$ cat run.sh
#!/bin/bash
# the make line also repeats each setting of config.mk as NAME=value (left out here)
make -C /OpenROAD-flow-scripts/flow DESIGN_CONFIG=/design/flow/config.mk WORK_HOME=/design/flow/orfs CLKGATE_MAP_FILE= finish
$ cat config.mk
export PLATFORM = sky130hd
export DESIGN_NAME = bopit
export DESIGN_NICKNAME = bopit
export VERILOG_FILES = /design/flow/design.v
export SDC_FILE = /design/flow/constraint.sdc
export NUM_CORES = 4
export LEC_CHECK = 0
export CAP_MARGIN = 15
export CELL_PAD_IN_SITES_GLOBAL_PLACEMENT = 0
export CORE_MARGIN = 2
export CORE_UTILIZATION = 72
export CTS_CLUSTER_DIAMETER = 313
export GPL_ROUTABILITY_DRIVEN = 0
export HOLD_SLACK_MARGIN = 0.3
export MIN_ROUTING_LAYER = met1
export PLACE_DENSITY = 0.38
export SLEW_MARGIN = 20
$ cat constraint.sdc
create_clock -name core_clock -period 2.6 [get_ports {clk}]
set_input_delay 0.5200 -clock core_clock [delete_from_list [all_inputs] [get_ports {clk}]]
set_output_delay 0.5200 -clock core_clock [all_outputs]
set_load 0.01 [all_outputs]
$ cat design.v
`timescale 1ns / 1ps
module display7(clk, seg_number, an_number, seg, an, btnU
    );
    input clk, btnU;
    output reg [7:0] seg;
    output reg [3:0] an;
    input wire [3:0] seg_number;
    input wire [1:0] an_number;
    always @ (*)
    begin 
        case(seg_number)
            4'h0: seg = 8'b11000000;
            4'h1: seg = 8'b11111001;
            4'h2: seg = 8'b10100100;
            4'h3: seg = 8'b10110000;
            4'h4: seg = 8'b10011001;
            4'h5: seg = 8'b10010010;
            4'h6: seg = 8'b10000010;
            4'h7: seg = 8'b11111000;
            4'h8: seg = 8'b10000000;
            4'h9: seg = 8'b10010000;
            default: seg = 8'b00000000;
        endcase
        case(an_number)
            2'b00: an = 4'b0111;
            2'b01:
            begin
            an = 4'b1011;
            seg[7] = 0;
            end
            2'b10: an = 4'b1101;
            2'b11: an = 4'b1110;
            default: an = 4'b0000;
        endcase
     end 
endmodule
`timescale 1ns / 1ps
module notes(clk, rst, speaker, signal
    );
    input clk;
    input rst;
    input [1:0] signal;
    output reg speaker;
    reg [3:0] seg_number;
    reg [1:0] an_number;
    reg [7:0] counter;
    always @(posedge clk)
    begin
        if (rst)
        begin
            counter <= 0;
            speaker <= 0;
        end
        else if (signal == 2'b00)
        begin
            counter <= 0;
            speaker <= 0;
        end  
        else if (signal == 2'b01)
        begin
            if(counter==55) counter <= 0; else counter <= counter+1;
            speaker <= counter[5];
        end
        else  
        begin
            if(counter==221) counter <= 0; else counter <= counter+1;
            speaker <= counter[7];
        end
    end
endmodule
`timescale 1ns / 1ps
module randomNumber #(parameter BITS = 5)(
    input clk,
    input rst,
    output reg [4:0] data
    );
   reg [4:0] data_next;
   always @* begin
    data_next[4] = data[4]^data[1];
    data_next[3] = data[3]^data[0];
    data_next[2] = data[2]^data_next[4];
    data_next[1] = data[1]^data_next[3];
    data_next[0] = data[0]^data_next[2];
   end
   always @(posedge clk) begin
    if(rst)
        data <= 5'h1f;
    else
        data <= data_next;
   end
endmodule
`timescale 1ns / 1ps
module clock_1hz(clk, rst, clk_1hz
    );
    input clk;
    input rst;
    output clk_1hz;
    reg clk_1hz;
    reg [12:0] counter;
    always @ (posedge clk)
        if (rst)
            begin
                counter <= 0;
                clk_1hz <= 0;
            end
        else if (counter == 13'd4999)
            begin
                counter <= 0;
                clk_1hz <= 1;
            end
        else
            begin
                clk_1hz <= 0;
                counter <= counter + 1;
            end    
endmodule
`timescale 1ns / 1ps
module clock_500hz(clk, rst, clk_500hz
    );
    input clk;
    input rst;
    output clk_500hz;
    reg clk_500hz;
    reg [3:0] counter;
    always @ (posedge clk)
        begin
            if (rst)
            begin
                counter <= 0;
                clk_500hz <= 0;
            end
            else if (counter == 4'd9)
            begin
                counter <= 0;
                clk_500hz <= 1;
            end
            else
            begin
                clk_500hz <= 0;
                counter <= counter + 1;
            end    
        end
endmodule
`timescale 1ns / 1ps
module bopit(clk, rst, btnR, btnD, btnL, btnU, btnS, sw, seg, an, led, speaker 
    );
    input clk;
    input rst;
    input btnR, btnS, btnD, btnU, btnL;
    input [7:0] sw;
    output reg [7:0] led;
    output [7:0] seg;
    output [3:0] an;
    reg [3:0] seg_number;
    reg [1:0] an_number;
    wire clk_1hz;  
    wire clk_500hz;  
    wire [4:0] randomBop;  
    output wire speaker;
    reg [1:0] signal;  
    reg [7:0] ledCode;
    reg [3:0] bopCode; 
    reg [3:0] ones_seconds;
    reg [3:0] tens_seconds;
    reg [3:0] ones_score;
    reg [3:0] tens_score;
    integer an_toggle;
    integer an_index;
    integer gameOn;
    integer command_type;
    integer command_number;
    integer roundWon;
    integer roundDelay;
    integer fail_count;
    notes bop_notes(
        .clk(clk),
        .rst(rst),
        .signal(signal),
        .speaker(speaker)
    );
    randomNumber randomNum (
        .clk(clk),
        .rst(rst),
        .data(randomBop)
    );
    clock_1hz clock_1 (
		.clk(clk), 
		.rst(rst),
		.clk_1hz(clk_1hz)
	);
    clock_500hz clock_500 (
        .clk(clk),
        .rst(rst),
        .clk_500hz(clk_500hz)
    );
    display7 segmentDisplay (
            .clk(clk), 
            .seg_number(seg_number), 
            .an_number(an_number), 
            .seg(seg), 
            .an(an), 
            .btnU(btnU) 
    );
    always @ (posedge clk)
    if (rst)
    begin
        ones_seconds <= 0;
        tens_seconds <= 0;
        command_type <= 10;
        command_number <= 8;
        an_toggle <= 0;
        an_index <= 0;
        ones_score <= 0;
        tens_score <= 0;
        bopCode <= 0;
        ledCode <= 0;
        gameOn <= 1;
        roundWon <= 0;
        roundDelay <= 0;
        signal <= 0;
        fail_count <= 0;
        seg_number <= 0;
        an_number <= 0;
        led <= 0;
    end
    else
    begin
        if (btnS)
        begin
            roundWon <= 0;
            roundDelay <= 0;
            gameOn <= 1;
            ones_score <= 0;
            tens_score <= 0;
            ones_seconds <= 0;
            tens_seconds <= 0;
            bopCode <= randomBop % 12;
            fail_count <= 0;
        end
        if (!roundWon)
        begin
        case(bopCode)
            0:
            begin  
                if (sw[0])
                begin
                    roundWon <= 1;
                end
                else if(sw[7:0] || btnU || btnL || btnD || btnR)
                begin
                    gameOn <= 0;
                end
            end
            1:
            begin  
                if (sw[1])
                begin
                    roundWon <= 1;
                end
                else if(sw[7:0] || btnU || btnL || btnD || btnR)
                begin
                    gameOn <= 0;
                end
            end
            2:
            begin  
                if (sw[2])
                begin
                    roundWon <= 1;
                end
                else if(sw[7:0] || btnU || btnL || btnD || btnR)
                begin
                    gameOn <= 0;
                end
            end
            3:
            begin  
                if (sw[3])
                begin
                    roundWon <= 1;
                end
                else if(sw[7:0] || btnU || btnL || btnD || btnR)
                begin
                    gameOn <= 0;
                end
            end
            4:
            begin  
                if (sw[4])
                begin
                    roundWon <= 1;
                end
                else if(sw[7:0] || btnU || btnL || btnD || btnR)
                begin
                    gameOn <= 0;
                end
            end
            5:
            begin  
                if (sw[5])
                begin
                    roundWon <= 1;
                end
                else if(sw[7:0] || btnU || btnL || btnD || btnR)
                begin
                    gameOn <= 0;
                end
            end
            6:
            begin  
                if (sw[6])
                begin
                    roundWon <= 1;
                end
                else if(sw[7:0] || btnU || btnL || btnD || btnR)
                begin
                    gameOn <= 0;
                end
            end
            7:
            begin  
                if (sw[7])
                begin
                    roundWon <= 1;
                end
                else if(sw[7:0] || btnU || btnL || btnD || btnR)
                begin
                    gameOn <= 0;
                end
            end
            8:
            begin  
                if (btnU)
                begin
                    roundWon <= 1;
                end
                else if(sw[7:0] || btnU || btnL || btnD || btnR)
                begin
                    gameOn <= 0;
                end
            end
            9:
            begin  
                if (btnR)
                begin
                    roundWon <= 1;
                end
                else if(sw[7:0] || btnU || btnL || btnD || btnR)
                begin
                    gameOn <= 0;
                end
            end
            10:
            begin  
                if (btnD)
                begin
                    roundWon <= 1;
                end
                else if(sw[7:0] || btnU || btnL || btnD || btnR)
                begin
                    gameOn <= 0;
                end
            end
            11:
            begin  
                if (btnL)
                begin
                    roundWon <= 1;
                end
                else if(sw[7:0] || btnU || btnL || btnD || btnR)
                begin
                    gameOn <= 0;
                end
            end
        endcase
        end
        if (clk_1hz && gameOn)
        begin
            if (roundWon)
            begin
                if (roundDelay == 0)
                    signal <= 1;
                if (roundDelay == 1)
                    signal <= 0;
                if (roundDelay == 3)
                begin
                    roundWon <= 0;
                    roundDelay <= 0;
                    bopCode <= randomBop % 12;
                    if (ones_score == 4'b1001)
                    begin
                       ones_score <= 0; 
                       tens_score <= tens_score + 1;
                    end
                    else
                    begin
                       ones_score <= ones_score + 1;
                    end
                end
                else
                begin
                    roundDelay <= roundDelay + 1;
                end
                   ones_seconds <= 0;
                   tens_seconds <= 0;
            end
            else
            begin 
                ones_seconds <= ones_seconds + 1;
                if (ones_seconds == 4'b1001)
                begin
                    ones_seconds <= 0; 
                    tens_seconds <= tens_seconds + 1;
                end
            end
        end
        if (tens_seconds == 4'b0001)
        begin
            ones_seconds <= 0;
            tens_seconds <= 0;
            gameOn <= 0;
        end
        if (clk_500hz && gameOn)  
        begin
            an_index <= an_toggle % 4;
            case(an_index)
                0:
                begin
                    if (bopCode > 4'b0111)  
                    begin
                        seg_number <= 4'b1000;
                        ledCode <= 8'b00000000;
                        led [7:0] <= ledCode [7:0];
                    end
                    else  
                    begin
                        seg_number <= 4'b0101;
                        ledCode <= 8'b00000001 << (bopCode % 8);
                        led [7:0] <= ledCode [7:0];
                    end
                    an_number <= an_index;
                end
                1:
                begin
                    seg_number <= bopCode % 8; 
                    an_number <= an_index;
                end
                2:
                begin
                    seg_number <= tens_seconds;
                    an_number <= an_index;
                end
                3:
                begin
                    seg_number <= ones_seconds;
                    an_number <= an_index;                  
                end
                default:
                begin
                    seg_number <= 0;
                    an_number <= 0;
                end
            endcase
            an_toggle <= an_toggle + 1;
        end
        else if (clk_500hz && !gameOn)
        begin
            if (fail_count != 500)
            begin
                signal <= 2;
                fail_count <= fail_count + 1;
            end
            if (fail_count == 500)
                signal <= 0;
            an_index <= an_toggle % 4;
            case(an_index)
                0:
                begin
                    seg_number <= 0;
                    an_number <= an_index;
                end
                1:
                begin
                    seg_number <= 0;
                    an_number <= an_index;
                end
                2:
                begin
                    seg_number <= tens_score;
                    an_number <= an_index;
                end
                3:
                begin
                    seg_number <= ones_score;
                    an_number <= an_index;                  
                end
                default:
                begin
                    seg_number <= 0;
                    an_number <= 0;
                end
            endcase
            an_toggle <= an_toggle + 1;
        end
    end
endmodule
==> impl_metrics.tcl, run 1 <==
# flow metrics
set metrics [dict create \
    cts.sinks 248 \
    maxPowerGroup "sequential cells" \
    cp.depth 11 \
    path_max_fanout 3 \
    yosysTopAreaCell "dfxtp_1" \
    p_int_w 0.00658 \
    critical_path.startpoint "gameOn[10]" \
    ys_seq_elements 248 \
    worstMarginPinSlew_ns 0.635 \
    edf_count 0 \
    adder_share 0.0236 \
    netlist_logic_family_top "simple AND/OR/NAND/NOR gates" \
    pwr-share-seq 0.456 \
    fp-utilization 0.736 \
    grt_pass1_vias 10100 \
    drt_iter0_drc 821 \
    vias 10500 \
    cpPeakStageDelay_ns 0.56 \
    htreeDepth 1 \
    clk_pin_slew_ns 0.06 \
    mux_share 0.0307 \
    hold_violations 0 \
    reg2reg_depth 11 \
    drcViolationCount 0 \
    p_clk_frac 0.445 \
    hold_ws_ns 0.447 \
    place_area_um2 12600 \
    io_pins 36 \
    cp_slowest_cell "or4_4" \
    combPwrFrac 0.099 \
    firstDrtPassIters 5 \
    cp_cell_sequence "nor4_4, nand2_1, or4_4, or3_4, a31oi_4, inv_2, ha_4, inv_4, nor2_2, a41oi_2, o21ai_1" \
    warning_count 43 \
    synth_xor_xnor_area_share 0.0450 \
    ant_nets 0 \
    p_seq_w 0.00396 \
    avgSynthCellArea_um2 8.50 \
    reg2reg_from "gameOn[10]" \
    status "failed layout checks" \
    antenna_cells 0 \
    fp.coreArea_um2 15900 \
    min_delay_path_depth 2 \
    yosysTopAreaCellShare 0.425 \
    vias_per_cell 6.26 \
    die_h_um 131 \
    holdBufCountCts 0 \
    yosys_warnings 6 \
    hpwl_um 18100 \
    power_w 0.00867 \
    rrSetupSlack_ns -0.03 \
    cap_violations 0 \
    rsz0062_at_grt "yes" \
    so_faults "setup timing" \
    syn-cell-area_um2 11700 \
    relSlewSlack 0.576 \
    finalWorstSetupSlack_ns -0.0328 \
    die_w_um 131 \
    min_period_ns 2.63 \
    regToRegEndpoint "seg[3]" \
    grt_overflow_total 0 \
    num-fill-cells 925 \
    cts_tree "done" \
    mappedNetlistNets 1412 \
    top_cells_by_count "dfxtp_1, nand2_1, nor2_1" \
    critical_path_class "flop to flop" \
    yosys_most_used_dff "dfxtp_1" \
    cp_data_required_time_ns 3.01 \
    p_switching_w 0.00209 \
    setup_viol 2 \
    synthCells 1375 \
    crit_family "simple AND/OR/NAND/NOR gates" \
    synth.most_common_cell "dfxtp_1" \
    cts_inserted_buffers 25 \
    combinationalPower_w 0.000859 \
    start_kind "flop" \
    power.density_nw_per_um2 637 \
    drv_slew 0 \
    crit_arrival_ns 3.04 \
    hold_path.class "primary input to flop" \
    crit_path_end "seg[3]" \
    p_leak_nw 4.80 \
    synth_cell_type_count 79 \
    hp-start "rst" \
    fmax_mhz 380 \
    synthArstFlopShare 0 \
    antenna_found_initial 0 \
    cp-end-kind "flop" \
    vdd_drop_max_uv 589 \
    swShare 0.241 \
    routed_wl_um 28100 \
    root_buffer "clkbuf_16" \
    dieArea_um2 17300 \
    fin_tns_setup_ns -0.0496 \
    pg_clk_w 0.00386 \
    grt_max_degree 59 \
    min_to "clock_1.counter[2]" \
    area_delta_synth_final_pct 16.6 \
    clock_path_buffers 3 \
    finalClockPeriodUsage 1.01 \
    yosys_cells 1375 \
    clock_latency_ns 0.53 \
    skew_ns 0.0127 \
    top_cells_by_area "dfxtp_1, nand2_1, and2_1, nor2_1, a21oi_1" \
    wl_per_cell_um 16.8 \
    rows 46 \
    crit_buf_inv 2 \
    grt_first_pass_wirelength_um 47700 \
    portBuffers 35 \
    design_area_um2 13600 \
    synthAoiAreaFrac 0.126 \
    ys_chip_area_um2 11700 \
    grt_usage 0.322 \
    synth-seq-area-share 0.425 \
    nets 1477 \
    synthSimpleGateAreaFrac 0.311 \
]
-- through the flow --
| step | worst slack, ns | std cells | util |
|---|---|---|---|
| finish | -0.0328 | 1675 | 0.857 |
| global route | -0.112 | 1675 | 0.857 |
| floorplan | -0.0382 | 1375 | - |
| detailed placement | -0.123 | 1624 | 0.792 |
| CTS | -0.0339 | 1671 | 0.850 |
| global placement | -0.0922 | 1624 | 0.792 |
-- final cells by class --
| cell class | count | area (um^2) | area share |
|---|---|---|---|
| timing repair buffer | 111 | 1010 | 0.0739 |
| clock inverter | 16 | 211 | 0.0155 |
| clock buffer | 30 | 674 | 0.0495 |
| sequential | 248 | 4970 | 0.365 |
| inverter | 29 | 111 | 0.00818 |
| tap | 216 | 270 | 0.0198 |
| multi-input combinational | 1025 | 6380 | 0.468 |
-- what timing repair did --
action / CTS / global route
pin swaps: 6 / 9
gates resized: 6 / 20
gates cloned: 0 / 1
setup buffers: 1 / 3
setup endpoints to repair: 14 / 56
hold endpoints to repair: 0 / 0
-- layer usage --
layer,track usage,share of wire,vias to the layer above
met4,0.114,0.030,0
met3,0.0440,0.068,82
met2,0.552,0.49,409
met1,0.417,0.42,4919
met5,0,0,-
li1,-,-,5078
==> inputs of run 2 (changes only) <==
Settings changed: ABC_AREA from default to 1, CAP_MARGIN 15 to 25, CELL_PAD_IN_SITES_GLOBAL_PLACEMENT 0 to 3, CORE_MARGIN 2 to 10, CORE_UTILIZATION 72 to 57, CTS_CLUSTER_DIAMETER 313 to 40, GPL_ROUTABILITY_DRIVEN 0 to default, GPL_TIMING_DRIVEN from default to 0, HOLD_SLACK_MARGIN 0.3 to default, PLACE_DENSITY 0.38 to default, PLACE_DENSITY_LB_ADDON from default to 0.02, SETUP_SLACK_MARGIN from default to 2.22, SLEW_MARGIN 20 to 40.
Clock period 2.6 ns to 10.0 ns, I/O delays scaled along.
==> run 2 against run 1 <==
- the run now fails in global placement without I/O (3_1_place_gp_skip_io)
- die size grew 69%
- synthesized area grew 11%
- synthesized cell count grew 37%
==> impl_metrics.tcl, run 2 <==
# flow metrics
set metrics [dict create \
    status "did not finish" \
    lastStage "global placement without I/O (3_1_place_gp_skip_io)" \
    error_line "[ERROR FLW-0024] Place density exceeds 1.0 (current PLACE_DENSITY_LB_ADDON =  0.02). Please check if the value of  PLACE_DENSITY_LB_ADDON is between 0 and 0.99." \
    mappedNetlistNets 1920 \
    dieArea_um2 29200 \
    ys_seq_elements 248 \
    yosysTopAreaCell "dfxtp_1" \
    top_cells_by_area "dfxtp_1, nand2_1, nor2_1, nand3_1, inv_1" \
    rows 55 \
    avgSynthCellArea_um2 6.88 \
    synthAoiAreaFrac 0.110 \
    yosys_cells 1883 \
    synthArstFlopShare 0 \
    synth_xor_xnor_area_share 0.0345 \
    die_h_um 171 \
    edf_count 0 \
    fp-utilization 0.576 \
    adder_share 0.0212 \
    fp.coreArea_um2 22500 \
    yosysTopAreaCellShare 0.383 \
    synth_cell_type_count 46 \
    netlist_logic_family_top "simple AND/OR/NAND/NOR gates" \
    synth.most_common_cell "nand2_1" \
    yosys_warnings 6 \
    ys_chip_area_um2 13000 \
    mux_share 0 \
    synthCells 1883 \
    synth-seq-area-share 0.383 \
    top_cells_by_count "nand2_1, nor2_1, dfxtp_1" \
    syn-cell-area_um2 13000 \
    synthSimpleGateAreaFrac 0.365 \
    yosys_most_used_dff "dfxtp_1" \
    die_w_um 171 \
]
==> inputs of run 3 (changes only) <==
Settings changed: ABC_AREA 1 to default, CAP_MARGIN 25 to 15, CELL_PAD_IN_SITES_GLOBAL_PLACEMENT 3 to 0, CORE_MARGIN 10 to 2, CORE_UTILIZATION 57 to 59, CTS_CLUSTER_DIAMETER 40 to 313, GPL_ROUTABILITY_DRIVEN from default to 0, GPL_TIMING_DRIVEN 0 to default, PLACE_DENSITY_LB_ADDON 0.02 to default, SETUP_SLACK_MARGIN 2.22 to default, SLEW_MARGIN 40 to 20.
Clock period 10.0 ns to 2.53 ns, I/O delays scaled along.
==> run 3 against run 2 <==
- the layout now fails its checks (setup timing)
- synthesized area decreased by 9.8%
- die size is 28% lower
- synthesized cell count decreased by 27%
==> impl_metrics.tcl, run 3 <==
# flow metrics
set metrics [dict create \
    status "failed layout checks" \
    so_faults "setup timing" \
    relSlewSlack 0.620 \
    drv_slew 0 \
    drt_iter0_drc 589 \
    finalClockPeriodUsage 1.03 \
    yosys_warnings 6 \
    skew_ns 0.0232 \
    p_leak_nw 4.91 \
    wl_per_cell_um 15.3 \
    holdBufCountCts 0 \
    netlist_logic_family_top "simple AND/OR/NAND/NOR gates" \
    synth.most_common_cell "dfxtp_1" \
    edf_count 0 \
    synth-seq-area-share 0.425 \
    path_max_fanout 3 \
    htreeDepth 1 \
    min_delay_path_depth 2 \
    yosysTopAreaCell "dfxtp_1" \
    grt_max_degree 68 \
    top_cells_by_area "dfxtp_1, nand2_1, and2_1, nor2_1, a21oi_1" \
    vdd_drop_max_uv 638 \
    crit_arrival_ns 3.02 \
    fp.coreArea_um2 19500 \
    grt_usage 0.259 \
    min_to "clock_1.counter[2]" \
    area_delta_synth_final_pct 18.7 \
    yosys_cells 1375 \
    antenna_found_initial 0 \
    ys_chip_area_um2 11700 \
    grtUsageMet3 0.0375 \
    cp.depth 11 \
    p_int_w 0.00689 \
    dieArea_um2 20900 \
    avgSynthCellArea_um2 8.50 \
    cp-end-kind "flop" \
    grt_use_met2 0.432 \
    place_worst_setup_slack_ns -0.206 \
    combPwrFrac 0.100 \
    cts_inserted_buffers 26 \
    rrSetupSlack_ns -0.07 \
    setup_viol 5 \
    synth_xor_xnor_area_share 0.0450 \
    yosysTopAreaCellShare 0.425 \
    vias 10200 \
    cpPeakStageDelay_ns 0.58 \
    hold_violations 0 \
    critical_path.startpoint "gameOn[7]" \
    worstMarginPinSlew_ns 0.566 \
    min_period_ns 2.60 \
    io_pins 36 \
    p_clk_frac 0.452 \
    design_area_um2 13900 \
    grtUsageMet1 0.355 \
    nets 1502 \
    power.density_nw_per_um2 652 \
    synthArstFlopShare 0 \
    die_w_um 145 \
    yosys_most_used_dff "dfxtp_1" \
    power_w 0.00905 \
    clk_pin_slew_ns 0.06 \
    swShare 0.239 \
    adder_share 0.0236 \
    busiest_layer "met2" \
    hold_ws_ns 0.366 \
    grt_pass1_vias 9535 \
    grt_first_pass_wirelength_um 45000 \
    clock_path_buffers 3 \
    warning_count 43 \
    hp-start "rst" \
    hold_path.class "primary input to flop" \
    fp-utilization 0.600 \
    cap_violations 0 \
    cts.sinks 248 \
    cp_slowest_cell "or4_4" \
    reg2reg_depth 11 \
    maxPowerGroup "the clock network" \
    vias_per_cell 5.81 \
    combinationalPower_w 0.000900 \
    rsz0062_at_grt "yes" \
    mappedNetlistNets 1412 \
    cts_tree "done" \
    synth_cell_type_count 79 \
    crit_path_end "seg[0]" \
    mux_share 0.0307 \
    cp_data_required_time_ns 2.95 \
    pg_clk_w 0.00409 \
    drcViolationCount 0 \
    rows 51 \
    routed_wl_um 26800 \
    synthAoiAreaFrac 0.126 \
    fmax_mhz 385 \
    antenna_cells 0 \
    hpwl_um 18100 \
    cp_cell_sequence "nor4_4, nand2_1, or4_4, or3_4, a31oi_4, inv_2, ha_4, inv_4, nor2_2, a41oi_2, o21ai_1" \
    critical_path_class "flop to flop" \
    grt_overflow_total 0 \
    pwr-share-seq 0.449 \
    clock_latency_ns 0.54 \
    ant_nets 0 \
    p_seq_w 0.00406 \
    finalWorstSetupSlack_ns -0.0662 \
    crit_buf_inv 2 \
    p_switching_w 0.00216 \
    top_cells_by_count "dfxtp_1, nand2_1, nor2_1" \
    reg2reg_from "gameOn[7]" \
    regToRegEndpoint "seg[0]" \
    firstDrtPassIters 5 \
    crit_family "simple AND/OR/NAND/NOR gates" \
    synthSimpleGateAreaFrac 0.311 \
    die_h_um 145 \
    start_kind "flop" \
    portBuffers 35 \
    ys_seq_elements 248 \
    synthCells 1375 \
    root_buffer "clkbuf_16" \
    syn-cell-area_um2 11700 \
    place_area_um2 12800 \
]
run 3: area by class of cell:
| cell class | count | area [um^2] |
|---|---|---|
| clock buffer | 37 | 763 |
| fill | 1552 | 5590 |
| inverter | 29 | 111 |
| multi-input combinational | 1025 | 6360 |
| clock inverter | 11 | 165 |
| tap | 265 | 332 |
| sequential | 248 | 4970 |
| timing repair buffer | 135 | 1180 |
run 3: what timing repair did:
item / in CTS / in global routing
pin swaps: 3 / 6
buffers inserted: 6 / 2
endpoints found under the setup margin: 27 / 103
gates cloned: 0 / 1
gates resized: 9 / 13
endpoints found under the hold margin: 0 / 0
run 3: metrics by stage:
stage	setup TNS (ns)	util	instances
finish	-0.191	0.713	1750
floorplan	-0.303	-	1375
global route	-3.15	0.713	1750
CTS	-0.0475	0.709	1748
detailed placement	-9.38	0.658	1694
global placement	-7.98	0.658	1694
run 3: metal layers:
metal / wire, um / share of wire / up-vias
li1: - / - / 5124
met1: 12600 / 0.47 / 4785
met2: 12500 / 0.47 / 232
met3: 1230 / 0.046 / 34
met4: 445 / 0.017 / 0
met5: 0 / 0 / -
==> inputs of run 4 (changes only) <==
Settings changed: CAP_MARGIN 15 to 20, CELL_PAD_IN_SITES_GLOBAL_PLACEMENT 0 to default, CORE_UTILIZATION 59 to 22, CTS_CLUSTER_DIAMETER 313 to default, GPL_ROUTABILITY_DRIVEN 0 to default, MIN_ROUTING_LAYER met1 to default.
Clock period 2.53 ns to 12.3 ns, I/O delays scaled along.
==> run 4 against run 3 <==
- now clean on timing, DRC and antenna
- largest power group unchanged
- worst setup slack better by 8.1 ns
- non-clock buffer count is 91 lower
- wire length shrank 0.31%
- sequential cell count did not move
- synthesized area did not move
- sequential share of layout area is 0.50 points higher
- global-route usage is 16 points lower
- die size grew to 2.6 times the previous value
- clock power down 78%
- sequential power decreased by 79%
- first-iteration DRC count grew 8.0%
==> impl_metrics.tcl, run 4 <==
# flow metrics
set metrics [dict create \
    status "complete, no violations" \
    mappedNetlistNets 1412 \
    p_clk_frac 0.483 \
    pg_clk_w 0.000916 \
    hold_ws_ns 0.452 \
    relSlewSlack 0.292 \
    setup_viol 0 \
    fp.coreArea_um2 52600 \
    top_cells_by_count "dfxtp_1, nand2_1, nor2_1" \
    wl_per_cell_um 12.8 \
    crit_arrival_ns 1.77 \
    cp_slowest_cell "clkdlybuf4s50_1" \
    root_buffer "clkbuf_16" \
    cts_tree "done" \
    grt_usage 0.0962 \
    adder_share 0.0236 \
    clk_pin_slew_ns 0.06 \
    place_congestion 0.820 \
    synthAoiAreaFrac 0.126 \
    yosysTopAreaCell "dfxtp_1" \
    top_cells_by_area "dfxtp_1, nand2_1, and2_1, nor2_1, a21oi_1" \
    combPwrFrac 0.073 \
    crit_family "buffers and inverters" \
    design_area_um2 13700 \
    critical_path_class "flop to output port" \
    worstMarginPinSlew_ns 1.06 \
    cts.sinks 248 \
    grt_max_degree 64 \
    ys_seq_elements 248 \
    min_period_ns 4.23 \
    skew_ns 0.0212 \
    p_leak_nw 4.47 \
    grt_overflow_total 0 \
    vias_per_cell 4.66 \
    antenna_found_initial 0 \
    holdBufCountCts 0 \
    synth.most_common_cell "dfxtp_1" \
    io_pins 36 \
    path_max_fanout 5 \
    reg2reg_from "gameOn[17]" \
    cp-end-kind "output port" \
    die_w_um 234 \
    reg2reg_depth 11 \
    clock_latency_ns 0.56 \
    maxPowerGroup "the clock network" \
    hold_violations 0 \
    drcViolationCount 0 \
    grt_pass1_vias 9155 \
    crit_buf_inv 1 \
    hpwl_um 18200 \
    dieArea_um2 55000 \
    finalClockPeriodUsage 0.344 \
    cts_resized 0 \
    cts_inserted_buffers 28 \
    regToRegEndpoint "seg[3]" \
    avgSynthCellArea_um2 8.50 \
    synth-seq-area-share 0.425 \
    synth_xor_xnor_area_share 0.0450 \
    place_worst_setup_slack_ns 7.54 \
    crit_path_end "seg[7]" \
    finalWorstSetupSlack_ns 8.07 \
    min_to "ledCode[5]" \
    p_int_w 0.00145 \
    hold_path.class "flop to flop" \
    portBuffers 35 \
    firstDrtPassIters 5 \
    synth_cell_type_count 79 \
    start_kind "flop" \
    synthCells 1375 \
    ys_chip_area_um2 11700 \
    critical_path.startpoint "an_number[1]" \
    swShare 0.237 \
    yosysTopAreaCellShare 0.425 \
    pwr-share-seq 0.444 \
    syn-cell-area_um2 11700 \
    htreeDepth 1 \
    yosys_most_used_dff "dfxtp_1" \
    cpPeakStageDelay_ns 0.52 \
    power.density_nw_per_um2 139 \
    synthSimpleGateAreaFrac 0.311 \
    cp_data_required_time_ns 9.84 \
    place_area_um2 12600 \
    rows 84 \
    rrSetupSlack_ns 8.79 \
    ant_nets 0 \
    mux_share 0.0307 \
    hp-start "ledCode[5]" \
    drv_slew 0 \
    drt_iter0_drc 636 \
    stdcell_count 2086 \
    yosys_cells 1375 \
    rsz0062_at_grt "no" \
    vdd_drop_max_uv 109 \
    warning_count 38 \
    combinationalPower_w 0.000138 \
    post_cts_buffers 0 \
    netlist_logic_family_top "simple AND/OR/NAND/NOR gates" \
    edf_count 0 \
    fin_tns_setup_ns 0 \
    grt_first_pass_wirelength_um 44600 \
    dp_cells 2034 \
    cp_cell_sequence "nand2b_1, and2_1, clkdlybuf4s50_1" \
    fp-utilization 0.222 \
    vias 9730 \
    fmax_mhz 236 \
    min_delay_path_depth 2 \
    cp.depth 3 \
    antenna_cells 0 \
    nets 1413 \
    p_switching_w 0.000449 \
    cap_violations 0 \
    routed_wl_um 26800 \
    clock_path_buffers 3 \
    synthArstFlopShare 0 \
    yosys_warnings 6 \
    die_h_um 234 \
    area_delta_synth_final_pct 17.0 \
    p_seq_w 0.000842 \
]
## run 4: final cells by class
type,instances,area [um^2]
inverters,29,109
multi-input cells,1025,6280
clock buffers,36,781
flip-flops and latches,248,4960
repair buffers,44,415
well taps,688,861
clock inverters,16,259
fillers,5560,38900
## run 4: per-stage QoR
step | power (W) | utilization
global route | 0.00197 | 0.260
finish | 0.00190 | 0.260
floorplan | 0.000965 | -
detailed placement | 0.000998 | 0.240
CTS | 0.00192 | 0.260
global placement | 0.000997 | 0.240
## run 4: routing by layer
layer  track usage  vias to the layer above  routed length [um]
li1              -                     4943                   -
met1         0.125                     4564               12500
met4        0.0271                        0                 468
met2         0.165                      184               12600
met3        0.0159                       39                1200
met5             0                        -                   0
==> inputs of run 5 (changes only) <==
Settings changed: CAP_MARGIN 20 to 40, CELL_PAD_IN_SITES_GLOBAL_PLACEMENT from default to 0, CORE_ASPECT_RATIO from default to 0.92, CORE_UTILIZATION 22 to 72, CTS_CLUSTER_DIAMETER from default to 386, CTS_CLUSTER_SIZE from default to 41, GPL_ROUTABILITY_DRIVEN from default to 1, MIN_ROUTING_LAYER from default to met1, PLACE_DENSITY_LB_ADDON from default to 0.0, SETUP_SLACK_MARGIN from default to 0.68.
Clock period 12.3 ns to 2.28 ns, I/O delays scaled along.
==> run 5 against run 4 <==
- the run now fails in global routing (5_1_grt)
- synthesized cell count is the same
- die size shrank 69%
- synthesized area is the same
==> impl_metrics.tcl, run 5 <==
# flow metrics
set metrics [dict create \
    top_cells_by_area "dfxtp_1, nand2_1, and2_1, nor2_1, a21oi_1" \
    io_pins 36 \
    cts.sinks 248 \
    ys_chip_area_um2 11700 \
    lastStage "global routing (5_1_grt)" \
    synthCells 1375 \
    mux_share 0.0307 \
    fp-utilization 0.737 \
    cts_inserted_buffers 10 \
    ys_seq_elements 248 \
    adder_share 0.0236 \
    top_cells_by_count "dfxtp_1, nand2_1, nor2_1" \
    status "did not finish" \
    syn-cell-area_um2 11700 \
    yosysTopAreaCellShare 0.425 \
    synthSimpleGateAreaFrac 0.311 \
    synthArstFlopShare 0 \
    synth_xor_xnor_area_share 0.0450 \
    rows 44 \
    yosys_warnings 6 \
    netlist_logic_family_top "simple AND/OR/NAND/NOR gates" \
    synth.most_common_cell "dfxtp_1" \
    dieArea_um2 17300 \
    hpwl_um 20100 \
    yosysTopAreaCell "dfxtp_1" \
    synth-seq-area-share 0.425 \
    portBuffers 35 \
    edf_count 0 \
    synthAoiAreaFrac 0.126 \
    fp.coreArea_um2 15900 \
    htreeDepth 1 \
    holdBufCountCts 0 \
    yosys_cells 1375 \
    root_buffer "clkbuf_16" \
    clock_path_buffers 3 \
    synth_cell_type_count 79 \
    die_h_um 126 \
    yosys_most_used_dff "dfxtp_1" \
    place_congestion 0.888 \
    avgSynthCellArea_um2 8.50 \
    mappedNetlistNets 1412 \
    die_w_um 137 \
]
## run 5: stage by stage
| stage | worst slack, ns | area, um^2 | hold WS, ns | instances |
|---|---|---|---|---|
| detailed placement | -0.510 | 13400 | 0.446 | 1671 |
| floorplan | -0.358 | 12100 | 0.418 | 1375 |
| CTS | -0.368 | 14100 | 0.331 | 1703 |
| global placement | -0.452 | 13400 | 0.429 | 1670 |
## run 5: timing repair
item,in CTS
endpoints found under the setup margin,224
buffers inserted,15
gates cloned,3
pin swaps,41
gates resized,64
==> inputs of run 6 (changes only) <==
Settings changed: ABC_AREA from default to 0, CAP_MARGIN 40 to 20, CELL_PAD_IN_SITES_GLOBAL_PLACEMENT 0 to default, CORE_ASPECT_RATIO 0.92 to default, CTS_CLUSTER_DIAMETER 386 to 190, CTS_CLUSTER_SIZE 41 to 24, GPL_ROUTABILITY_DRIVEN 1 to default, MIN_ROUTING_LAYER met1 to default, PLACE_DENSITY_LB_ADDON 0.0 to default, SETUP_SLACK_MARGIN 0.68 to 0.3.
Clock period 2.28 ns to 2.19 ns, I/O delays scaled along.
==> run 6 against run 5 <==
- the run again fails in global routing (5_1_grt)
- die size barely moved
- synthesized cell count did not move
- synthesized area did not move
==> impl_metrics.tcl, run 6 <==
# flow metrics
set metrics [dict create \
    yosysTopAreaCellShare 0.425 \
    die_w_um 131 \
    place_congestion 0.944 \
    mux_share 0.0307 \
    edf_count 0 \
    synth_cell_type_count 79 \
    status "did not finish" \
    fp-utilization 0.736 \
    hpwl_um 20100 \
    die_h_um 131 \
    yosys_most_used_dff "dfxtp_1" \
    cts_inserted_buffers 14 \
    netlist_logic_family_top "simple AND/OR/NAND/NOR gates" \
    error_line "[ERROR DPL-0038] Utilization greater than 100%, impossible to legalize" \
    clock_path_buffers 3 \
    synthCells 1375 \
    place_area_um2 13400 \
    synthAoiAreaFrac 0.126 \
    top_cells_by_area "dfxtp_1, nand2_1, and2_1, nor2_1, a21oi_1" \
    synth.most_common_cell "dfxtp_1" \
    adder_share 0.0236 \
    htreeDepth 1 \
    synth-seq-area-share 0.425 \
    portBuffers 35 \
    ys_chip_area_um2 11700 \
    fp.coreArea_um2 15900 \
    rows 46 \
    yosys_cells 1375 \
    lastStage "global routing (5_1_grt)" \
    synthArstFlopShare 0 \
    synth_xor_xnor_area_share 0.0450 \
    io_pins 36 \
    synthSimpleGateAreaFrac 0.311 \
    dp_cells 1707 \
    yosysTopAreaCell "dfxtp_1" \
    avgSynthCellArea_um2 8.50 \
    yosys_warnings 6 \
    top_cells_by_count "dfxtp_1, nand2_1, nor2_1" \
    dieArea_um2 17300 \
    syn-cell-area_um2 11700 \
    cts.sinks 248 \
    mappedNetlistNets 1412 \
    root_buffer "clkbuf_16" \
    ys_seq_elements 248 \
]
run 6: metrics by stage:
stage	power (W)	setup WS [ns]	hold WS [ns]	util
3_5_place_dp	0.00593	-0.591	0.440	0.846
2_1_floorplan	0.00552	-0.448	0.418	-
3_3_place_gp	0.00590	-0.514	0.433	0.846
4_1_cts	0.00901	-0.361	0.389	0.946
run 6: repair_timing:
item                                    CTS
gates resized                           200
hold buffers                              0
gates cloned                             12
pin swaps                               106
buffers inserted                         41
endpoints found under the setup margin  190
==> inputs of run 7 (changes only) <==
Settings changed: ABC_AREA 0 to 1, CAP_MARGIN 20 to 0, CELL_PAD_IN_SITES_DETAIL_PLACEMENT from default to 2, CELL_PAD_IN_SITES_GLOBAL_PLACEMENT from default to 1, CORE_UTILIZATION 72 to 17, CTS_CLUSTER_DIAMETER 190 to 307, CTS_CLUSTER_SIZE 24 to default, GPL_ROUTABILITY_DRIVEN from default to 0, MIN_ROUTING_LAYER from default to met2, PLACE_DENSITY_LB_ADDON from default to 0.24, SETUP_SLACK_MARGIN 0.3 to 0.39, SLEW_MARGIN 20 to 25, TNS_END_PERCENT from default to 65.
Clock period 2.19 ns to 4.52 ns, I/O delays scaled along.
==> run 7 against run 6 <==
- the run now finishes clean
- die size grew to 4.5 times the previous value
- synthesized area grew 11%
- synthesized cell count grew 37%
==> impl_metrics.tcl, run 7 <==
# flow metrics
set metrics [dict create \
    grt_max_degree 68 \
    routed_wl_um 46500 \
    min_to "roundWon[22]" \
    hold_ws_ns 0.448 \
    root_buffer "clkbuf_16" \
    combinationalPower_w 0.000536 \
    nets 1927 \
    htreeDepth 2 \
    stdcell_count 2895 \
    hold_path.class "flop to flop" \
    fmax_mhz 356 \
    p_int_w 0.00397 \
    grt_first_pass_wirelength_um 74900 \
    drt_iter0_drc 1485 \
    min_period_ns 2.81 \
    warning_count 38 \
    synth_cell_type_count 46 \
    vias_per_cell 5.96 \
    firstDrtPassIters 6 \
    edf_count 0 \
    io_pins 36 \
    cp-end-kind "flop" \
    crit_family "simple AND/OR/NAND/NOR gates" \
    cp_slowest_cell "nor2_4" \
    cp_cell_sequence "buf_4, inv_1, nor2_4, nand2_2, nor2_4, a21oi_1, nor2_1" \
    yosys_cells 1883 \
    hpwl_um 32600 \
    wl_per_cell_um 16.1 \
    p_clk_frac 0.491 \
    yosysTopAreaCell "dfxtp_1" \
    p_leak_nw 5.50 \
    relSlewSlack 0.422 \
    grt_overflow_total 0 \
    grt_pass1_vias 20600 \
    p_seq_w 0.00228 \
    yosysTopAreaCellShare 0.383 \
    drcViolationCount 0 \
    regToRegEndpoint "fail_count[8]" \
    start_kind "flop" \
    antenna_found_initial 0 \
    maxPowerGroup "the clock network" \
    vias 17300 \
    cts.sinks 248 \
    min_delay_path_depth 2 \
    synthAoiAreaFrac 0.110 \
    mux_share 0 \
    cts_resized 0 \
    post_cts_buffers 0 \
    crit_arrival_ns 3.31 \
    cap_violations 0 \
    critPathMostFrequentCell "nor2_4" \
    ys_chip_area_um2 13000 \
    crit_path_end "fail_count[8]" \
    ant_nets 0 \
    critical_path.startpoint "clock_500.clk_500hz" \
    rows 101 \
    synthSimpleGateAreaFrac 0.365 \
    area_delta_synth_final_pct 18.2 \
    cts_tree "done" \
    pg_clk_w 0.00272 \
    rrSetupSlack_ns 1.71 \
    netlist_logic_family_top "simple AND/OR/NAND/NOR gates" \
    top_cells_by_count "nand2_1, nor2_1, dfxtp_1" \
    crit_buf_inv 2 \
    finalWorstSetupSlack_ns 1.71 \
    top_cells_by_area "dfxtp_1, nand2_1, nor2_1, nand3_1, inv_1" \
    hp-start "roundWon[22]" \
    cp.depth 7 \
    p_switching_w 0.00157 \
    place_worst_setup_slack_ns 1.25 \
    path_max_fanout 21 \
    drv_slew 0 \
    syn-cell-area_um2 13000 \
    rsz0062_at_grt "no" \
    hold_violations 0 \
    dieArea_um2 78400 \
    synth-seq-area-share 0.383 \
    cts_inserted_buffers 35 \
    clock_path_buffers 3 \
    yosys_warnings 6 \
    grt_usage 0.179 \
    power.density_nw_per_um2 362 \
    status "complete, no violations" \
    clk_pin_slew_ns 0.07 \
    holdBufCountCts 0 \
    fin_tns_setup_ns 0 \
    yosys_most_used_dff "dfxtp_1" \
    ys_seq_elements 248 \
    mappedNetlistNets 1920 \
    finalClockPeriodUsage 0.621 \
    combPwrFrac 0.097 \
    reg2reg_depth 7 \
    avgSynthCellArea_um2 6.88 \
    reg2reg_from "clock_500.clk_500hz" \
    setup_viol 0 \
    dp_cells 2831 \
    worstMarginPinSlew_ns 0.867 \
    pwr-share-seq 0.412 \
    adder_share 0.0212 \
    clock_latency_ns 0.56 \
    swShare 0.283 \
    synthArstFlopShare 0 \
    synth.most_common_cell "nand2_1" \
    final_util 0.202 \
    critical_path_class "flop to flop" \
    synthCells 1883 \
    portBuffers 35 \
    cp_data_required_time_ns 5.02 \
    fp.coreArea_um2 75700 \
    skew_ns 0.0264 \
    die_h_um 280 \
    cpPeakStageDelay_ns 0.66 \
    synth_xor_xnor_area_share 0.0345 \
    die_w_um 280 \
    fp-utilization 0.171 \
    vdd_drop_max_uv 203 \
]
run 7: layout make-up:
type                            instances  area (um^2)
Inverter                              189          711
Tap cell                              978         1220
Sequential cell                       248         4960
Fill cell                            8913        60400
Multi-Input combinational cell       1374         6880
Clock inverter                         10         65.1
Antenna cell                            1         2.50
Clock buffer                           53         1040
Timing Repair Buffer                   42          413
run 7: per-stage QoR:
stage / area, um^2 / power, W
floorplan: 13000 / 0.00270
global placement: 14200 / 0.00284
detailed placement: 14200 / 0.00287
CTS: 15300 / 0.00563
global route: 15300 / 0.00584
finish: 15300 / 0.00554
run 7: per-layer routing:
metal  vias to the layer above  wire length (um)  share of wire  global-route usage
li1                       6154                 -              -                   -
met1                      6154                 0              0                   -
met2                      4762             25100           0.54               0.209
met3                       178             19700           0.42               0.254
met4                         2              1550          0.033              0.0288
met5                         -                33        0.00071             0.00876
==> inputs of run 8 (changes only) <==
Settings changed: CAP_MARGIN 0 to 20, CELL_PAD_IN_SITES_DETAIL_PLACEMENT 2 to default, CELL_PAD_IN_SITES_GLOBAL_PLACEMENT 1 to default, CORE_UTILIZATION 17 to 62, CTS_CLUSTER_DIAMETER 307 to default, GPL_ROUTABILITY_DRIVEN 0 to default, MIN_ROUTING_LAYER met2 to default, PLACE_DENSITY_LB_ADDON 0.24 to default, SETUP_SLACK_MARGIN 0.39 to default, SLEW_MARGIN 25 to 20, TNS_END_PERCENT 65 to default.
Clock period 4.52 ns to 8.12 ns, I/O delays scaled along.
==> run 8 against run 7 <==
- final cell count is 25% lower
- synthesized cell count stayed put
- wire length shrank 33%
- power fell by 49%
- via count is 30% lower
- first-iteration DRC count is 30% lower
- register-to-register slack improved by 3.4 ns
- critical path type is now primary input to flop
- largest power group unchanged
- highest routed layer is now met4
==> impl_metrics.tcl, run 8 <==
# flow metrics
set metrics [dict create \
    status "complete, no violations" \
    p_seq_w 0.00127 \
    cts_inserted_buffers 26 \
    power.density_nw_per_um2 198 \
    mux_share 0 \
    grt_pass1_vias 11500 \
    vias_per_cell 5.58 \
    yosys_cells 1883 \
    syn-cell-area_um2 13000 \
    hpwl_um 21600 \
    rows 52 \
    cp-end-kind "flop" \
    area_delta_synth_final_pct 9.97 \
    drv_slew 0 \
    edf_count 0 \
    crit_path_end "roundDelay[28]" \
    die_h_um 149 \
    ys_seq_elements 248 \
    cts.sinks 248 \
    swShare 0.253 \
    avgSynthCellArea_um2 6.88 \
    hp-start "roundWon[23]" \
    post_cts_buffers 0 \
    rrSetupSlack_ns 5.14 \
    crit_buf_inv 3 \
    top_cells_by_count "nand2_1, nor2_1, dfxtp_1" \
    synthSimpleGateAreaFrac 0.365 \
    place_area_um2 13300 \
    fmax_mhz 291 \
    drt_iter0_drc 1045 \
    warning_count 40 \
    p_switching_w 0.000715 \
    io_pins 36 \
    grt_usage 0.281 \
    antenna_cells 0 \
    skew_ns 0.00859 \
    clock_latency_ns 0.53 \
    fp.coreArea_um2 20400 \
    adder_share 0.0212 \
    drcViolationCount 0 \
    cts_resized 0 \
    cp_slowest_cell "clkdlybuf4s50_1" \
    min_to "roundWon[23]" \
    synthCells 1883 \
    combinationalPower_w 0.000273 \
    yosysTopAreaCell "dfxtp_1" \
    rsz0062_at_grt "no" \
    die_w_um 149 \
    cp_data_required_time_ns 8.56 \
    synthArstFlopShare 0 \
    root_buffer "clkbuf_16" \
    yosys_most_used_dff "dfxtp_1" \
    finalClockPeriodUsage 0.424 \
    path_max_fanout 39 \
    grt_first_pass_wirelength_um 52600 \
    synth_cell_type_count 46 \
    fp-utilization 0.636 \
    antenna_found_initial 0 \
    firstDrtPassIters 5 \
    start_kind "primary input" \
    ys_chip_area_um2 13000 \
    crit_family "buffers and inverters" \
    critPathMostFrequentCell "nand2_1" \
    worstMarginPinSlew_ns 0.940 \
    min_period_ns 3.44 \
    pg_clk_w 0.00128 \
    p_int_w 0.00211 \
    relSlewSlack 0.373 \
    routed_wl_um 31000 \
    finalWorstSetupSlack_ns 4.68 \
    synth-seq-area-share 0.383 \
    yosysTopAreaCellShare 0.383 \
    ant_nets 0 \
    portBuffers 35 \
    cap_violations 0 \
    synth.most_common_cell "nand2_1" \
    p_leak_nw 5.39 \
    wl_per_cell_um 14.3 \
    min_delay_path_depth 2 \
    reg2reg_from "clock_500.clk_500hz" \
    cp.depth 7 \
    clk_pin_slew_ns 0.06 \
    mappedNetlistNets 1920 \
    combPwrFrac 0.097 \
    place_congestion 0.980 \
    p_clk_frac 0.454 \
    maxPowerGroup "the clock network" \
    crit_arrival_ns 3.88 \
    vias 12100 \
    synth_xor_xnor_area_share 0.0345 \
    hold_violations 0 \
    pwr-share-seq 0.449 \
    cts_tree "done" \
    grt_overflow_total 0 \
    clock_path_buffers 3 \
    place_worst_setup_slack_ns 4.10 \
    cpPeakStageDelay_ns 0.84 \
    design_area_um2 14200 \
    cp_cell_sequence "clkdlybuf4s50_1, inv_2, buf_12, nand3_1, nand2_1, nand2_1, a21oi_1" \
    critical_path_class "primary input to flop" \
    regToRegEndpoint "fail_count[27]" \
    yosys_warnings 6 \
    reg2reg_depth 6 \
    fin_tns_setup_ns 0 \
    holdBufCountCts 0 \
    dieArea_um2 22100 \
    nets 1915 \
    vdd_drop_max_uv 189 \
    top_cells_by_area "dfxtp_1, nand2_1, nor2_1, nand3_1, inv_1" \
    netlist_logic_family_top "simple AND/OR/NAND/NOR gates" \
    synthAoiAreaFrac 0.110 \
    setup_viol 0 \
    hold_ws_ns 0.442 \
    grt_max_degree 82 \
    critical_path.startpoint "btnS" \
    htreeDepth 1 \
    hold_path.class "flop to flop" \
]
run 8: layout make-up:
type / count / area (um^2)
fill: 1775 / 6120
timing repair buffer: 39 / 410
clock inverter: 12 / 169
multi-input combinational: 1374 / 6880
inverter: 189 / 711
tap: 270 / 338
clock buffer: 36 / 769
sequential: 248 / 4960
run 8: per-stage QoR:
stage / util / std cells / power, W
6_report: 0.699 / 2168 / 0.00282
5_1_grt: 0.699 / 2168 / 0.00292
4_1_cts: 0.698 / 2167 / 0.00283
3_5_place_dp: 0.652 / 2119 / 0.00156
3_3_place_gp: 0.651 / 2118 / 0.00156
2_1_floorplan: - / 1883 / 0.00150
run 8: per-layer routing:
metal	wire length, um	part of all wire	vias up	global-route usage
met2	14300	0.46	317	0.475
met1	14300	0.46	5565	0.379
met4	652	0.021	0	0.0743
li1	-	-	6164	-
met3	1740	0.056	56	0.0414
met5	0	0	-	0
==> inputs of run 9 (changes only) <==
Settings changed: ABC_AREA 1 to default, CELL_PAD_IN_SITES_DETAIL_PLACEMENT from default to 0, CELL_PAD_IN_SITES_GLOBAL_PLACEMENT from default to 3, CORE_MARGIN 2 to 4, CORE_UTILIZATION 62 to 40, PLACE_DENSITY_LB_ADDON from default to 0.3, TNS_END_PERCENT from default to 5.
Clock period 8.12 ns to 10.0 ns, I/O delays scaled along.
==> run 9 against run 8 <==
- utilization down 24 points
- largest cell class unchanged
- global-route usage down 11 points
- synthesized area down 9.8%
==> impl_metrics.tcl, run 9 <==
# flow metrics
set metrics [dict create \
    status "complete, no violations" \
    crit_family "simple AND/OR/NAND/NOR gates" \
    holdBufCountCts 0 \
    ant_nets 0 \
    stdcell_count 1785 \
    cap_violations 0 \
    synthSimpleGateAreaFrac 0.311 \
    post_cts_buffers 0 \
    rows 62 \
    nets 1418 \
    top_cells_by_area "dfxtp_1, nand2_1, and2_1, nor2_1, a21oi_1" \
    synth_cell_type_count 79 \
    yosys_most_used_dff "dfxtp_1" \
    yosysTopAreaCellShare 0.425 \
    setup_viol 0 \
    path_max_fanout 23 \
    synth_xor_xnor_area_share 0.0450 \
    swShare 0.242 \
    cts_inserted_buffers 29 \
    routed_wl_um 27500 \
    drcViolationCount 0 \
    cts.sinks 248 \
    crit_path_end "roundWon[19]" \
    cts_tree "done" \
    ys_chip_area_um2 11700 \
    die_w_um 179 \
    start_kind "primary input" \
    regToRegEndpoint "seg[3]" \
    rrSetupSlack_ns 6.85 \
    skew_ns 0.0178 \
    syn-cell-area_um2 11700 \
    p_int_w 0.00172 \
    cp_data_required_time_ns 10.43 \
    reg2reg_from "gameOn[17]" \
    design_area_um2 13300 \
    cp.depth 8 \
    hold_path.class "flop to flop" \
    hold_violations 0 \
    regArea_um2 4960 \
    vias 9585 \
    vdd_drop_max_uv 119 \
    fp-utilization 0.406 \
    fp.coreArea_um2 28800 \
    yosysTopAreaCell "dfxtp_1" \
    synth-seq-area-share 0.425 \
    htreeDepth 1 \
    place_congestion 0.793 \
    finalClockPeriodUsage 0.388 \
    synthAoiAreaFrac 0.126 \
    p_seq_w 0.00104 \
    min_to "led[0]" \
    hp-start "led[0]" \
    min_period_ns 3.88 \
    cp_slowest_cell "clkdlybuf4s50_1" \
    worstMarginPinSlew_ns 0.954 \
    top_cells_by_count "dfxtp_1, nand2_1, nor2_1" \
    cp_cell_sequence "clkdlybuf4s50_1, nor2b_1, mux4_2, o21ba_2, nor4_1, nor4_4, buf_6, and2_1" \
    min_delay_path_depth 2 \
    wl_per_cell_um 15.4 \
    combPwrFrac 0.078 \
    cp-end-kind "flop" \
    warning_count 38 \
    p_clk_frac 0.466 \
    synthArstFlopShare 0 \
    grt_pass1_vias 8989 \
    yosys_warnings 6 \
    antenna_found_initial 0 \
    critical_path.startpoint "btnR" \
    grt_first_pass_wirelength_um 46500 \
    synthCells 1375 \
    cpPeakStageDelay_ns 0.55 \
    grt_max_degree 71 \
    cts_resized 0 \
    reg2reg_depth 12 \
    pg_clk_w 0.00106 \
    synth.most_common_cell "dfxtp_1" \
    firstDrtPassIters 7 \
    ys_seq_elements 248 \
    die_h_um 179 \
    critical_path_class "primary input to flop" \
    grt_overflow_total 0 \
    hpwl_um 17900 \
    io_pins 36 \
    fmax_mhz 257 \
    edf_count 0 \
    crit_buf_inv 2 \
    num-fill-cells 2846 \
    pwr-share-seq 0.456 \
    rsz0062_at_grt "no" \
    p_leak_nw 4.45 \
    logic_area_um2 6290 \
    portBuffers 35 \
    grt_usage 0.173 \
    clk_pin_slew_ns 0.06 \
    p_switching_w 0.000550 \
    area_delta_synth_final_pct 13.5 \
    crit_arrival_ns 4.31 \
    antenna_cells 0 \
    drt_iter0_drc 589 \
    mux_share 0.0307 \
    adder_share 0.0236 \
    clock_latency_ns 0.54 \
    dieArea_um2 32000 \
    root_buffer "clkbuf_16" \
    power.density_nw_per_um2 171 \
    relSlewSlack 0.358 \
    netlist_logic_family_top "simple AND/OR/NAND/NOR gates" \
    yosys_cells 1375 \
    fin_tns_setup_ns 0 \
    place_area_um2 12300 \
    hold_ws_ns 0.450 \
    avgSynthCellArea_um2 8.50 \
    drv_slew 0 \
    vias_per_cell 5.37 \
    dp_cells 1733 \
    mappedNetlistNets 1412 \
    final_util 0.461 \
    clock_path_buffers 3 \
    combinationalPower_w 0.000178 \
    maxPowerGroup "the clock network" \
]
-- run 9: layer usage --
metal  vias to the layer above  global-route usage  routed length [um]
met5                         -                   0                   0
met4                         0              0.0365                 422
met3                        31              0.0213                 949
met2                       145               0.270               11900
met1                      4464               0.255               14300
li1                       4945                   -                   -
-- run 9: stage by stage --
| step | power (W) | setup WS (ns) |
|---|---|---|
| 6_report | 0.00227 | 6.12 |
| 5_1_grt | 0.00237 | 5.98 |
| 4_1_cts | 0.00231 | 6.09 |
| 3_5_place_dp | 0.00124 | 5.52 |
| 3_3_place_gp | 0.00124 | 5.56 |
| 2_1_floorplan | 0.00119 | 6.32 |
-- run 9: area by class of cell --
cell class                 count  share of cell area
clock buffer                  38              0.0618
multi-input combinational   1025               0.474
tap                          384              0.0362
inverter                      29             0.00821
timing repair buffer          48              0.0339
sequential                   248               0.374
clock inverter                13              0.0112
==> inputs of run 10 (changes only) <==
Settings changed: CELL_PAD_IN_SITES_DETAIL_PLACEMENT 0 to default, CELL_PAD_IN_SITES_GLOBAL_PLACEMENT 3 to default, CORE_MARGIN 4 to 2, CORE_UTILIZATION 40 to 72, MAX_ROUTING_LAYER from default to met5, PLACE_DENSITY from default to 0.35, PLACE_DENSITY_LB_ADDON 0.3 to default, SETUP_SLACK_MARGIN from default to 1.07, TNS_END_PERCENT 5 to default.
Clock period 10.0 ns to 7.48 ns, I/O delays scaled along.
==> run 10 against run 9 <==
- still clean on timing, DRC and antenna
- sequential cell count unchanged
- critical path depth did not move
- wire length is 4.8% lower
- combinational power increased by 33%
- die size fell by 46%
- worst setup slack got worse by 2.0 ns
- sequential power grew 34%
- highest routed layer unchanged
==> impl_metrics.tcl, run 10 <==
# flow metrics
set metrics [dict create \
    netlist_logic_family_top "simple AND/OR/NAND/NOR gates" \
    pwr-share-seq 0.480 \
    crit_family "simple AND/OR/NAND/NOR gates" \
    synthSimpleGateAreaFrac 0.311 \
    crit_path_end "gameOn[17]" \
    pg_clk_w 0.00127 \
    adder_share 0.0236 \
    cp_data_required_time_ns 7.89 \
    fp-utilization 0.736 \
    grt_overflow_total 0 \
    min_delay_path_depth 2 \
    yosys_cells 1375 \
    drv_slew 0 \
    yosysTopAreaCell "dfxtp_1" \
    grt_usage 0.299 \
    rows 46 \
    grt_pass1_vias 9412 \
    yosys_most_used_dff "dfxtp_1" \
    cp_slowest_cell "or4_1" \
    worstMarginPinSlew_ns 0.978 \
    hold_path.class "flop to flop" \
    p_clk_frac 0.439 \
    fmax_mhz 295 \
    critical_path.startpoint "sw[2]" \
    p_leak_nw 4.37 \
    vdd_drop_max_uv 233 \
    fin_tns_setup_ns 0 \
    cpPeakStageDelay_ns 0.54 \
    hold_violations 0 \
    holdBufCountCts 0 \
    warning_count 40 \
    antenna_found_initial 0 \
    synth-seq-area-share 0.425 \
    rsz0062_at_grt "no" \
    cts_resized 0 \
    yosysTopAreaCellShare 0.425 \
    skew_ns 0.00742 \
    clock_path_buffers 3 \
    hp-start "led[4]" \
    status "complete, no violations" \
    root_buffer "clkbuf_16" \
    start_kind "primary input" \
    cts_inserted_buffers 25 \
    swShare 0.241 \
    vias 10100 \
    min_to "led[4]" \
    power.density_nw_per_um2 224 \
    cap_violations 0 \
    cp_cell_sequence "clkdlybuf4s50_1, nand3b_1, a211oi_1, or4_1, nor4_1, a2111oi_2, buf_4, and2_2" \
    cp.depth 8 \
    reg2reg_depth 11 \
    drcViolationCount 0 \
    portBuffers 35 \
    finalClockPeriodUsage 0.453 \
    p_switching_w 0.000698 \
    regToRegEndpoint "seg[0]" \
    place_congestion 0.889 \
    area_delta_synth_final_pct 10.3 \
    min_period_ns 3.39 \
    hpwl_um 16800 \
    maxPowerGroup "sequential cells" \
    routed_wl_um 26200 \
    reg2reg_from "clock_500.clk_500hz" \
    p_seq_w 0.00139 \
    synthAoiAreaFrac 0.126 \
    dieArea_um2 17300 \
    io_pins 36 \
    antenna_cells 0 \
    dp_cells 1563 \
    grt_max_degree 75 \
    top_cells_by_area "dfxtp_1, nand2_1, and2_1, nor2_1, a21oi_1" \
    top_cells_by_count "dfxtp_1, nand2_1, nor2_1" \
    die_h_um 131 \
    combPwrFrac 0.081 \
    stdcell_count 1608 \
    nets 1411 \
    drt_iter0_drc 844 \
    avgSynthCellArea_um2 8.50 \
    relSlewSlack 0.344 \
    synth_xor_xnor_area_share 0.0450 \
    combinationalPower_w 0.000236 \
    cp-end-kind "flop" \
    mux_share 0.0307 \
    p_int_w 0.00219 \
    die_w_um 131 \
    clk_pin_slew_ns 0.06 \
    fp.coreArea_um2 15900 \
    wl_per_cell_um 16.3 \
    yosys_warnings 6 \
    synthCells 1375 \
    clock_latency_ns 0.52 \
    vias_per_cell 6.27 \
    ys_chip_area_um2 11700 \
    crit_arrival_ns 3.80 \
    synthArstFlopShare 0 \
    syn-cell-area_um2 11700 \
    edf_count 0 \
    path_max_fanout 31 \
    mappedNetlistNets 1412 \
    rrSetupSlack_ns 4.11 \
    setup_viol 0 \
    ant_nets 0 \
    synth.most_common_cell "dfxtp_1" \
    htreeDepth 1 \
    synth_cell_type_count 79 \
    crit_buf_inv 2 \
    critical_path_class "primary input to flop" \
    firstDrtPassIters 5 \
    cts_tree "done" \
    grt_first_pass_wirelength_um 44400 \
    ys_seq_elements 248 \
    cts.sinks 248 \
    num-fill-cells 1056 \
    post_cts_buffers 0 \
]
[run 10: area by class of cell]
cell class / instances / area, um^2 / area share
timing repair buffer: 45 / 423 / 0.0328
clock inverter: 11 / 139 / 0.0108
multi-input combinational: 1025 / 6280 / 0.487
inverter: 29 / 109 / 0.00845
tap: 216 / 270 / 0.0210
clock buffer: 34 / 699 / 0.0543
sequential: 248 / 4960 / 0.385
[run 10: through the flow]
stage	area, um^2	worst slack, ns	util	power, W	hold WS [ns]
4_1_cts	12900	4.11	0.811	0.00290	0.452
3_5_place_dp	12000	3.64	0.759	0.00164	0.443
3_3_place_gp	12000	3.73	0.758	0.00164	0.427
5_1_grt	12900	3.81	0.811	0.00298	0.475
6_report	12900	4.09	0.811	0.00289	0.454
2_1_floorplan	11700	4.31	-	0.00159	0.418
[run 10: layer usage]
layer | vias up | track usage | routed length, um
li1 | 4941 | - | -
met3 | 55 | 0.0340 | 1410
met1 | 4742 | 0.404 | 11700
met2 | 342 | 0.509 | 12600
met5 | - | 0 | 0
met4 | 0 | 0.0845 | 549
==> inputs of run 11 (changes only) <==
Settings changed: ABC_AREA from default to 1, CAP_MARGIN 20 to 0, CELL_PAD_IN_SITES_DETAIL_PLACEMENT from default to 2, CELL_PAD_IN_SITES_GLOBAL_PLACEMENT from default to 3, CORE_UTILIZATION 72 to 48, CTS_CLUSTER_DIAMETER from default to 237, CTS_CLUSTER_SIZE from default to 69, GPL_ROUTABILITY_DRIVEN from default to 1, HOLD_SLACK_MARGIN from default to 0.2, MAX_ROUTING_LAYER met5 to default, MIN_ROUTING_LAYER from default to met2, PLACE_DENSITY 0.35 to default, PLACE_DENSITY_LB_ADDON from default to 0.24, SETUP_SLACK_MARGIN 1.07 to 0.39, SLEW_MARGIN 20 to 35, TNS_END_PERCENT from default to 20.
Clock period 7.48 ns to 4.52 ns, I/O delays scaled along.
==> run 11 against run 10 <==
- the flow now stops in global placement without I/O (3_1_place_gp_skip_io)
- die size up 64%
- synthesized cell count up 37%
- synthesized area up 11%
==> impl_metrics.tcl, run 11 <==
# flow metrics
set metrics [dict create \
    dieArea_um2 28300 \
    status "did not finish" \
    synth-seq-area-share 0.383 \
    ys_seq_elements 248 \
    syn-cell-area_um2 13000 \
    synthArstFlopShare 0 \
    mux_share 0 \
    synthCells 1883 \
    yosys_warnings 6 \
    synthAoiAreaFrac 0.110 \
    top_cells_by_area "dfxtp_1, nand2_1, nor2_1, nand3_1, inv_1" \
    fp-utilization 0.485 \
    mappedNetlistNets 1920 \
    synth.most_common_cell "nand2_1" \
    top_cells_by_count "nand2_1, nor2_1, dfxtp_1" \
    synth_xor_xnor_area_share 0.0345 \
    die_w_um 168 \
    die_h_um 168 \
    synthSimpleGateAreaFrac 0.365 \
    yosysTopAreaCellShare 0.383 \
    avgSynthCellArea_um2 6.88 \
    netlist_logic_family_top "simple AND/OR/NAND/NOR gates" \
    fp.coreArea_um2 26700 \
    yosys_cells 1883 \
    yosys_most_used_dff "dfxtp_1" \
    yosysTopAreaCell "dfxtp_1" \
    adder_share 0.0212 \
    synth_cell_type_count 46 \
    ys_chip_area_um2 13000 \
    error_line "[ERROR FLW-0024] Place density exceeds 1.0 (current PLACE_DENSITY_LB_ADDON =  0.24). Please check if the value of  PLACE_DENSITY_LB_ADDON is between 0 and 0.99." \
    edf_count 0 \
    rows 60 \
    lastStage "global placement without I/O (3_1_place_gp_skip_io)" \
]
Power and IR drop assume default switching activity.
